// IIR
module IIR(clk, rst, Start, load, DIn, RAddr, data_done, WEN, Yn, WAddr, Finish);
Size: about 4900 cells after synthesis, ~220 flip-flops, about 79 I/O pins, about 44000 um^2 of cells after synthesis.
Settings: LEC_CHECK=0, CAP_MARGIN=15, CORE_MARGIN=2, CORE_UTILIZATION=72, CTS_CLUSTER_SIZE=30, PLACE_DENSITY_LB_ADDON=0.01, SETUP_SLACK_MARGIN=1.71, SLEW_MARGIN=5; clock period 6.02 ns.
run.sh (not shown) runs the stock make flow with config.mk's settings and CLKGATE_MAP_FILE=.
The starting point failed in 4_1_cts.
Edit:
CAP_MARGIN = 20   (was 15)
CORE_UTILIZATION = 71   (was 72)
CTS_CLUSTER_SIZE = 34   (was 30)
PLACE_DENSITY_LB_ADDON = not set   (was 0.01)
SETUP_SLACK_MARGIN = not set   (was 1.71)
SLEW_MARGIN = 20   (was 5)
clock period = 14.2 ns   (was 6.02 ns; I/O delays follow)
Result: Now the flow completed, yet does not pass: negative setup slack; die size went up by 1.4%; synthesized cell count is unchanged; synthesized area stays the same.
Edit:
ABC_AREA = 1   (was not set)
CORE_UTILIZATION = 72   (was 71)
CTS_CLUSTER_SIZE = not set   (was 34)
clock period = 10.9 ns   (was 14.2 ns; I/O delays follow)
Result: The new run ended with an error in 4_1_cts, error DPL-0038; die size rose by a few percent; synthesized cell count came out higher by a quarter to a third; synthesized area rises by a few percent.
Edit:
ABC_AREA = not set   (was 1)
CORE_UTILIZATION = 27   (was 72)
clock period = 16.5 ns   (was 10.9 ns; I/O delays follow)
Now the flow completed without violations.
Die size rose by 150%.
Synthesized area came out lower by 5.3%.
Synthesized cell count drops by 20%.
Edit:
CORE_UTILIZATION = 72   (was 27)
MAX_ROUTING_LAYER = met4   (was not set)
PLACE_DENSITY = 0.66   (was not set)
SETUP_SLACK_MARGIN = 1.6   (was not set)
clock period = 16.0 ns   (was 16.5 ns; I/O delays follow)
The changed run finished with negative setup slack left.
First-iteration DRC count came out higher by 72%.
Global-route usage increases by 25 points.
Core utilization rises by 51 points.
Setup slack got worse by 0.66 ns.
Non-clock buffer count came out higher by 38.
Synthesized area is unchanged.
Edit:
CORE_UTILIZATION = 40   (was 72)
MAX_ROUTING_LAYER = not set   (was met4)
PLACE_DENSITY = not set   (was 0.66)
SETUP_SLACK_MARGIN = not set   (was 1.6)
Outcome: The changed run went through all stages and came out clean. Via count falls by about 5%. Final cell count rises by about 13%. Non-clock buffer count rises by 63. Die area rises by about 80%. Design area rises by about 2%. Fmax rises by about 2.4%. Worst hold slack gets better by 0.041 ns.

red:
Starting RTL as in the previous note.
make LEC_CHECK=0 ABC_AREA=1 CAP_MARGIN=0 CORE_ASPECT_RATIO=0.7 CORE_MARGIN=2 CORE_UTILIZATION=72 CTS_CLUSTER_SIZE=10 HOLD_SLACK_MARGIN=0.29 PLACE_DENSITY_LB_ADDON=0.08 SETUP_SLACK_MARGIN=3.25 SLEW_MARGIN=20 TNS_END_PERCENT=5 finish   # period 10.9 ns
red did not finish; the tool stopped in 4_1_cts with error DPL-0038.
What blue does differently from red at the input level:
- SETUP_SLACK_MARGIN changed from 3.25 to 1.7
- CORE_ASPECT_RATIO removed (was 0.7)
- HOLD_SLACK_MARGIN removed (was 0.29)
- CAP_MARGIN changed from 0 to 20
- PLACE_DENSITY_LB_ADDON removed (was 0.08)
- TNS_END_PERCENT removed (was 5)
- ABC_AREA removed (was 1)
- CTS_CLUSTER_SIZE changed from 10 to 62
- the clock period (ns, I/O delays scaled along) changed from 10.9 to 6.02
Findings:
blue: DPL-0038 in 4_1_cts -> run aborted
red: aborted in 4_1_cts (tool error)
Row number of core rows: blue higher / red lower
Going from red to blue, the fraction of the mapped netlist area in compound gates was found to have gone up by 6.8 points.
Cmp red and blue / chip area from the yosys synthesis statistics / higher: red
Compared blue vs red, and initial core utilization is down in blue.
blue has die height above what red had.
Global placement routability congestion (lower): blue
Setup changes, blue to green
- ABC_AREA now 1, previously not set
- SETUP_SLACK_MARGIN now 1.6, was 1.7
- PLACE_DENSITY_LB_ADDON now 0.01, previously not set
- CTS_CLUSTER_SIZE now 49, was 62
- the clock period (ns, I/O delays scaled along) now 15.3, was 6.02
==> results <==
FAIL: blue; every other run in green and blue is clean. The flow ended early for blue: it failed with a tool error in 4_1_cts. Diff blue -> green: site row count increased 3, die size now sits higher, area after synthesis shows an increase of 5.6%. Cmp green and blue / total half-perimeter wirelength after legalization and detailed placement / lower: green.
Inputs modified between green and orange:
- CTS_CLUSTER_SIZE changed from 49 to 79
- CORE_UTILIZATION changed from 72 to 71
- TNS_END_PERCENT newly set to 5
- SETUP_SLACK_MARGIN removed (was 1.6)
- the clock period (ns, I/O delays scaled along) changed from 15.3 to 12.3
## What came out
What ended orange was a tool error in 5_1_grt; the run never finished.
[compare] base=green new=orange: clock buffer count from CTS now larger; post-cts gate resize count now smaller; total setup buffers inserted after CTS now smaller; die width now larger; total placed cells including tap cells now larger.
The lower post-place setup slack of orange and green is in orange.
orange vs. green: async set or reset register ratio after synthesis neither gained nor lost much; die size rose by 920 sq um; number of port buffers has remained practically unchanged.
For purple, these inputs were changed with respect to orange:
- a deleted CTS_CLUSTER_SIZE that had been 79
- a deleted PLACE_DENSITY_LB_ADDON that had been 0.01
- a change of CORE_UTILIZATION from 71 to 40
- a change of TNS_END_PERCENT from 5 to 85
- a change of the clock period (ns, I/O delays scaled along) from 12.3 to 16.0
### Flow results
orange: it failed with a tool error in 5_1_grt, so there are no final results.
purple finished every stage and its layout cleared the timing, design-rule and antenna checks.
orange -> purple: die height increased by more than a quarter
purple vs. orange: weighted congestion reported at the end of routability-driven placement went down by 0.087.
The run showing the greater TritonCTS buffer count is purple.
[compare] base=orange new=purple: core region area rose 79%, area of the die saw an increase, post-placement worst setup slack rose by 1.98 ns, number of library cell types mapped by synthesis barely changed, width of the die increased by about 33% relative to the old numbers.
purple vs orange, post-CTS setup repair buffer count went down by 28.
Note that the cell row count recorded for purple amounts to 1.3 times the value seen in orange.

umber:
IIR again, from the RTL that the note above started with.
clock: 10.9 ns
lec_check: 0
abc_area: 1
cap_margin: 20
core_margin: 2
core_utilization: 72
place_density: 0.38
setup_slack_margin: 3.25
slew_margin: 20
tns_end_percent: 5
umber: it failed with a tool error in clock tree synthesis, so there are no final results.
Modified inputs, amber compared to umber
Settings: TNS_END_PERCENT changed from 5 to 10; SETUP_SLACK_MARGIN changed from 3.25 to 2.1; CTS_CLUSTER_DIAMETER newly set to 399; CTS_CLUSTER_SIZE newly set to 99; the clock period (ns, I/O delays scaled along) changed from 10.9 to 8.78.
Findings:
Run status, amber: aborted in clock tree synthesis, error DPL-0033
Taking umber as the reference, in amber mean instance size in the synthesized netlist flat; starting density of the core flat; fraction of registers with async set or reset after synthesis flat.
Worst slack after detailed placement is lower on amber
amber against umber: die boundary height closely matched the old numbers, post-placement cell count climbed 0.91%, detailed placement HPWL shows an increase of 1.7%, distinct cell type count of the synthesized netlist stayed essentially flat.
Higher standard cell area after detailed placement goes to amber over umber.
diff inputs: amber => raven
Settings: SETUP_SLACK_MARGIN removed (was 2.1); CTS_CLUSTER_DIAMETER changed from 399 to 381; TNS_END_PERCENT removed (was 10); PLACE_DENSITY removed (was 0.38); PLACE_DENSITY_LB_ADDON newly set to 0.01; CTS_CLUSTER_SIZE changed from 99 to 79; the clock period (ns, I/O delays scaled along) changed from 8.78 to 12.3.
--- outcome ---
raven: GRT-0232 in global routing -> run aborted. Diff amber..raven | gate count of the mapped netlist | negligible. [compare] base=amber new=raven: synthesized chip area reported by yosys about even; HPWL after detailed placement went down about 17%. Compared to amber, raven has placer's final routability congestion estimate 5.4% lower. For total of flip-flops plus latches after synthesis, amber and raven come out practically identical. amber -> raven: sequential element share of the synthesized area delta 0, exact match. Re post-placement cell area: raven is 7.0% down on amber. Number of buffer cells added on primary ports came out exactly the same in amber and raven. Compared raven vs amber, and instance count after placement with tap cells included is down in raven. Comparing raven against amber, there is no change at all in boundary pin count. Comparing raven against amber, there is no change at all in simple logic cell fraction of the synthesized area.
> inputs changed (raven -> delta)
Settings: setting SETUP_SLACK_MARGIN to 2.33 for the first time; changing CTS_CLUSTER_SIZE from 79 to 49; changing CTS_CLUSTER_DIAMETER from 381 to 53; changing the clock period (ns, I/O delays scaled along) from 12.3 to 8.8.
- delta failed in clock tree synthesis with DPL-0038.
- Reported for raven and delta, area after synthesis turned out identical to the last digit.
- Diff raven -> delta: fraction of registers with async set/reset saw little to no change, final RePlAce weighted congestion now sits higher.
- Diff raven -> delta | placed standard-cell area | increase of 4100 µm²
- From raven to delta, simple-gate share of the synthesized area did not move at all.
- Re post-placement setup slack: delta is 2.88 ns down on raven.
- Going from raven to delta, die area essentially unchanged; area of the synthesized netlist per yosys stat essentially unchanged; detailed placer's ending HPWL increased about 20%.
- delta vs. raven: cell count after placement went up by 535.

IIR again, from the RTL that the note above started with.
// IIR
module IIR(clk, rst, Start, load, DIn, RAddr, data_done, WEN, Yn, WAddr, Finish);
	parameter n = 16;
	parameter m = 20;
	input clk, rst;
	input Start;
	input data_done;
	input [n-1:0]DIn;
	output WEN, load;
	output Finish;
	output [n-1:0]Yn;
	output [m-1:0]RAddr;
	output [m-1:0]WAddr;
	wire control_state;
	control_FSM control(
		.clk(clk), .rst(rst),
		.start(Start), .data_done(data_done), .load(load), .RAddr(RAddr), .state(control_state)
	);
	datapath dp(
		.clk(clk), .rst(rst),
		.command(control_state), .RAddr(RAddr), .DIn(DIn), .WEN(WEN), .Yn(Yn), .WAddr(WAddr), .finish(Finish)
	);
endmodule
Settings: LEC_CHECK=0, CAP_MARGIN=20, CELL_PAD_IN_SITES_GLOBAL_PLACEMENT=0, CORE_MARGIN=2, CORE_UTILIZATION=70, CTS_CLUSTER_DIAMETER=272, GPL_TIMING_DRIVEN=1, HOLD_SLACK_MARGIN=-0.07, MAX_ROUTING_LAYER=met4, PLACE_DENSITY=0.64, SETUP_SLACK_MARGIN=-0.2, SLEW_MARGIN=20; clock period 14.3 ns.
The baseline produced a layout that fails on negative setup slack.
Change:
Settings changed: ABC_AREA set to 1, CORE_UTILIZATION 70 to 72, SETUP_SLACK_MARGIN -0.2 to 1.73.
Effect: The changed run ran to the end with violations: negative setup slack. Via count came out higher by about 10%. Setup slack improves by 920 ps. Critical path depth came out higher by 15. Cell area came out lower by 0.37%. Fmax came out higher by about 6%. Global-route usage came out higher by 2.5 points. Routed wire length came out higher by 12%. Area after synthesis came out higher by 5.6%.
Change:
Settings changed: ABC_AREA 1 to unset, CELL_PAD_IN_SITES_GLOBAL_PLACEMENT 0 to unset, CORE_UTILIZATION 72 to 40, CTS_CLUSTER_DIAMETER 272 to unset, GPL_TIMING_DRIVEN 1 to unset, HOLD_SLACK_MARGIN -0.07 to unset, MAX_ROUTING_LAYER met4 to unset, PLACE_DENSITY 0.64 to unset, SETUP_SLACK_MARGIN 1.73 to unset.
Clock period 14.3 ns to 15.8 ns, I/O delays scaled along.
With this change the flow went through all stages and came out clean.
Hold slack improved by 28 ps.
Clock-buffer cell count stays the same.
Worst setup slack gets better by 410 ps.
Critical path depth fell by 15.
Die size is higher by 69%.
Via count shrinks by 16%.
Utilization is lower by 35 points.
Cell area is lower by 3.0%.
Final cell count goes down by 8.0%.
Change:
Settings changed: CAP_MARGIN 20 to 15, CORE_UTILIZATION 40 to 70, CTS_CLUSTER_SIZE set to 30, SETUP_SLACK_MARGIN set to 1.71.
Clock period 15.8 ns to 6.02 ns, I/O delays scaled along.
With this change the flow ended with an error in 5_1_grt with GRT-0116.
Synthesized cell count is unchanged.
Area after synthesis does not change.
Die area came out lower by 42%.
Change:
Settings changed: ABC_AREA set to 1, CAP_MARGIN 15 to 20, CORE_UTILIZATION 70 to 72, CTS_CLUSTER_SIZE 30 to 16, PLACE_DENSITY set to 0.38, SETUP_SLACK_MARGIN 1.71 to 0.4.
Clock period 6.02 ns to 8.78 ns, I/O delays scaled along.
With this change the flow aborted during 4_1_cts with DPL-0033.
Synthesized cell count climbs by about 26%.
Area after synthesis rose by 5.6%.
Die size rose by 2.6%.

== run a ==
Starting RTL as in the previous note.
clock: 8.78 ns
lec_check: 0
abc_area: 1
cap_margin: 20
core_margin: 2
core_utilization: 72
cts_cluster_diameter: 398
cts_cluster_size: 99
place_density: 0.38
setup_slack_margin: 2.1
slew_margin: 20
Run a is listed as incomplete: the tool reported an error in 4_1_cts and the run ended there.
Here is what was changed in the inputs of run b compared with run a.
- CTS_CLUSTER_DIAMETER no longer set, was 398
- the clock period (ns, I/O delays scaled along) now 9.54, was 8.78
Changes observed in run b relative to run a: synthesized cell count now sits at about the same level; chip footprint was more or less identical.
Summary of run b over run a: final weighted congestion in routability-driven placement went down by 0.010, standard cell core area was more or less identical, detailed placer's ending HPWL went down by 2500 microns.
~same placed instance count in run a and run b
From run a to run b, number of distinct library cell variants in the gate-level netlist after synthesis did not move at all.
Between run a and run b, the post-synth net total does not differ in any meaningful way.
Taking run a as the reference, in run b post-place setup slack shows an increase of 0.40 ns, area after synthesis ~0 delta.
There was hardly any difference in placed standard-cell area between run a and run b.
For run b, the flow was terminated by a tool error in 4_1_cts and produced no final design.

## indigo
Starting RTL as in the previous note.
Settings: LEC_CHECK=0, CAP_MARGIN=15, CELL_PAD_IN_SITES_DETAIL_PLACEMENT=1, CELL_PAD_IN_SITES_GLOBAL_PLACEMENT=0, CORE_ASPECT_RATIO=1.4, CORE_MARGIN=5, CORE_UTILIZATION=61, GPL_TIMING_DRIVEN=0, MAX_ROUTING_LAYER=met5, PLACE_DENSITY_LB_ADDON=0.21, SETUP_SLACK_MARGIN=4.67, SLEW_MARGIN=5; clock period 21.7 ns.
Status(indigo) = ERROR, stage = global routing
The inputs of onyx differ from those of indigo as listed below.
# indigo
export LEC_CHECK = 0
export CAP_MARGIN = 15
export CELL_PAD_IN_SITES_DETAIL_PLACEMENT = 1
export CELL_PAD_IN_SITES_GLOBAL_PLACEMENT = 0
export CORE_ASPECT_RATIO = 1.4
export CORE_MARGIN = 5
export CORE_UTILIZATION = 61
export GPL_TIMING_DRIVEN = 0
export MAX_ROUTING_LAYER = met5
export PLACE_DENSITY_LB_ADDON = 0.21
export SETUP_SLACK_MARGIN = 4.67
export SLEW_MARGIN = 5
create_clock -name core_clock -period 21.7 [get_ports {clk}]
# onyx
export LEC_CHECK = 0
export CAP_MARGIN = 20
export CELL_PAD_IN_SITES_GLOBAL_PLACEMENT = 0
export CORE_MARGIN = 5
export CORE_UTILIZATION = 61
export GPL_TIMING_DRIVEN = 1
export HOLD_SLACK_MARGIN = 0.15
export MAX_ROUTING_LAYER = met4
export PLACE_DENSITY = 0.64
export SLEW_MARGIN = 20
create_clock -name core_clock -period 21.7 [get_ports {clk}]
==> results <==
The final layout from onyx, which completed every stage, passed the timing, design-rule and antenna checks at the end of the flow.
Relative to indigo, the routability congestion estimate of onyx is higher by 0.80%.
Measured against each other, indigo and onyx differ in total setup buffers inserted after CTS, the higher figure coming from indigo.
The final reports for onyx and indigo show x dimension of the die higher in the former.
indigo -> onyx: total of buffers placed on input and output ports delta 0, exact match
Of indigo and onyx, the higher number of buffers created by CTS belongs to onyx.
Summary of onyx over indigo: instance area after placement essentially unchanged; die size essentially unchanged.
[inputs] garnet vs onyx
# onyx
export LEC_CHECK = 0
export CAP_MARGIN = 20
export CELL_PAD_IN_SITES_GLOBAL_PLACEMENT = 0
export CORE_MARGIN = 5
export CORE_UTILIZATION = 61
export GPL_TIMING_DRIVEN = 1
export HOLD_SLACK_MARGIN = 0.15
export MAX_ROUTING_LAYER = met4
export PLACE_DENSITY = 0.64
export SLEW_MARGIN = 20
create_clock -name core_clock -period 21.7 [get_ports {clk}]
# garnet
export LEC_CHECK = 0
export CAP_MARGIN = 20
export CELL_PAD_IN_SITES_GLOBAL_PLACEMENT = 0
export CORE_ASPECT_RATIO = 1.77
export CORE_MARGIN = 5
export CORE_UTILIZATION = 61
export GPL_TIMING_DRIVEN = 1
export HOLD_SLACK_MARGIN = -0.08
export MAX_ROUTING_LAYER = met4
export PLACE_DENSITY = 0.64
export SLEW_MARGIN = 20
create_clock -name core_clock -period 21.7 [get_ports {clk}]
==> comparison <==
garnet went all the way through synthesis, placement and routing and the layout is clean on timing, DRC and antenna.
On combinational fraction of the cell area, onyx and garnet are neck and neck.
When the final numbers for onyx and garnet were put side by side, the post-detailed-route wirelength per cell turned out to be greater in garnet.
In terms of area added between synthesis and finish, onyx and garnet differ only marginally.
The inputs of cedar differ from those of garnet as listed below.
# garnet
export LEC_CHECK = 0
export CAP_MARGIN = 20
export CELL_PAD_IN_SITES_GLOBAL_PLACEMENT = 0
export CORE_ASPECT_RATIO = 1.77
export CORE_MARGIN = 5
export CORE_UTILIZATION = 61
export GPL_TIMING_DRIVEN = 1
export HOLD_SLACK_MARGIN = -0.08
export MAX_ROUTING_LAYER = met4
export PLACE_DENSITY = 0.64
export SLEW_MARGIN = 20
create_clock -name core_clock -period 21.7 [get_ports {clk}]
# cedar
export LEC_CHECK = 0
export CAP_MARGIN = 20
export CELL_PAD_IN_SITES_GLOBAL_PLACEMENT = 0
export CORE_MARGIN = 5
export CORE_UTILIZATION = 34
export GPL_TIMING_DRIVEN = 1
export MAX_ROUTING_LAYER = met4
export PLACE_DENSITY = 0.64
export SETUP_SLACK_MARGIN = -2.0
export SLEW_MARGIN = 20
create_clock -name core_clock -period 21.7 [get_ports {clk}]
==> results <==
A cell type of the slowest stage on the worst timing path of sky130_fd_sc_hd__or4_1 is what garnet shows, while sky130_fd_sc_hd__dfrtp_1 belongs to cedar.
In cedar the worst setup margin turned out 340 ps lower than in garnet.
Diff garnet -> cedar: met1 layer usage reported by global route lower; buffering stage count on the worst path with inverters included lost 1.
Input changes introduced in tundra (baseline for comparison: cedar):
# cedar
export LEC_CHECK = 0
export CAP_MARGIN = 20
export CELL_PAD_IN_SITES_GLOBAL_PLACEMENT = 0
export CORE_MARGIN = 5
export CORE_UTILIZATION = 34
export GPL_TIMING_DRIVEN = 1
export MAX_ROUTING_LAYER = met4
export PLACE_DENSITY = 0.64
export SETUP_SLACK_MARGIN = -2.0
export SLEW_MARGIN = 20
create_clock -name core_clock -period 21.7 [get_ports {clk}]
# tundra
export LEC_CHECK = 0
export CAP_MARGIN = 20
export CELL_PAD_IN_SITES_GLOBAL_PLACEMENT = 0
export CORE_ASPECT_RATIO = 0.5
export CORE_MARGIN = 5
export CORE_UTILIZATION = 72
export GPL_TIMING_DRIVEN = 1
export HOLD_SLACK_MARGIN = -0.07
export MAX_ROUTING_LAYER = met4
export PLACE_DENSITY = 0.64
export SLEW_MARGIN = 20
create_clock -name core_clock -period 21.7 [get_ports {clk}]
[summary]
Final non-filler cell total (higher): cedar. Layout filler cell count, tundra and cedar: lower on tundra.
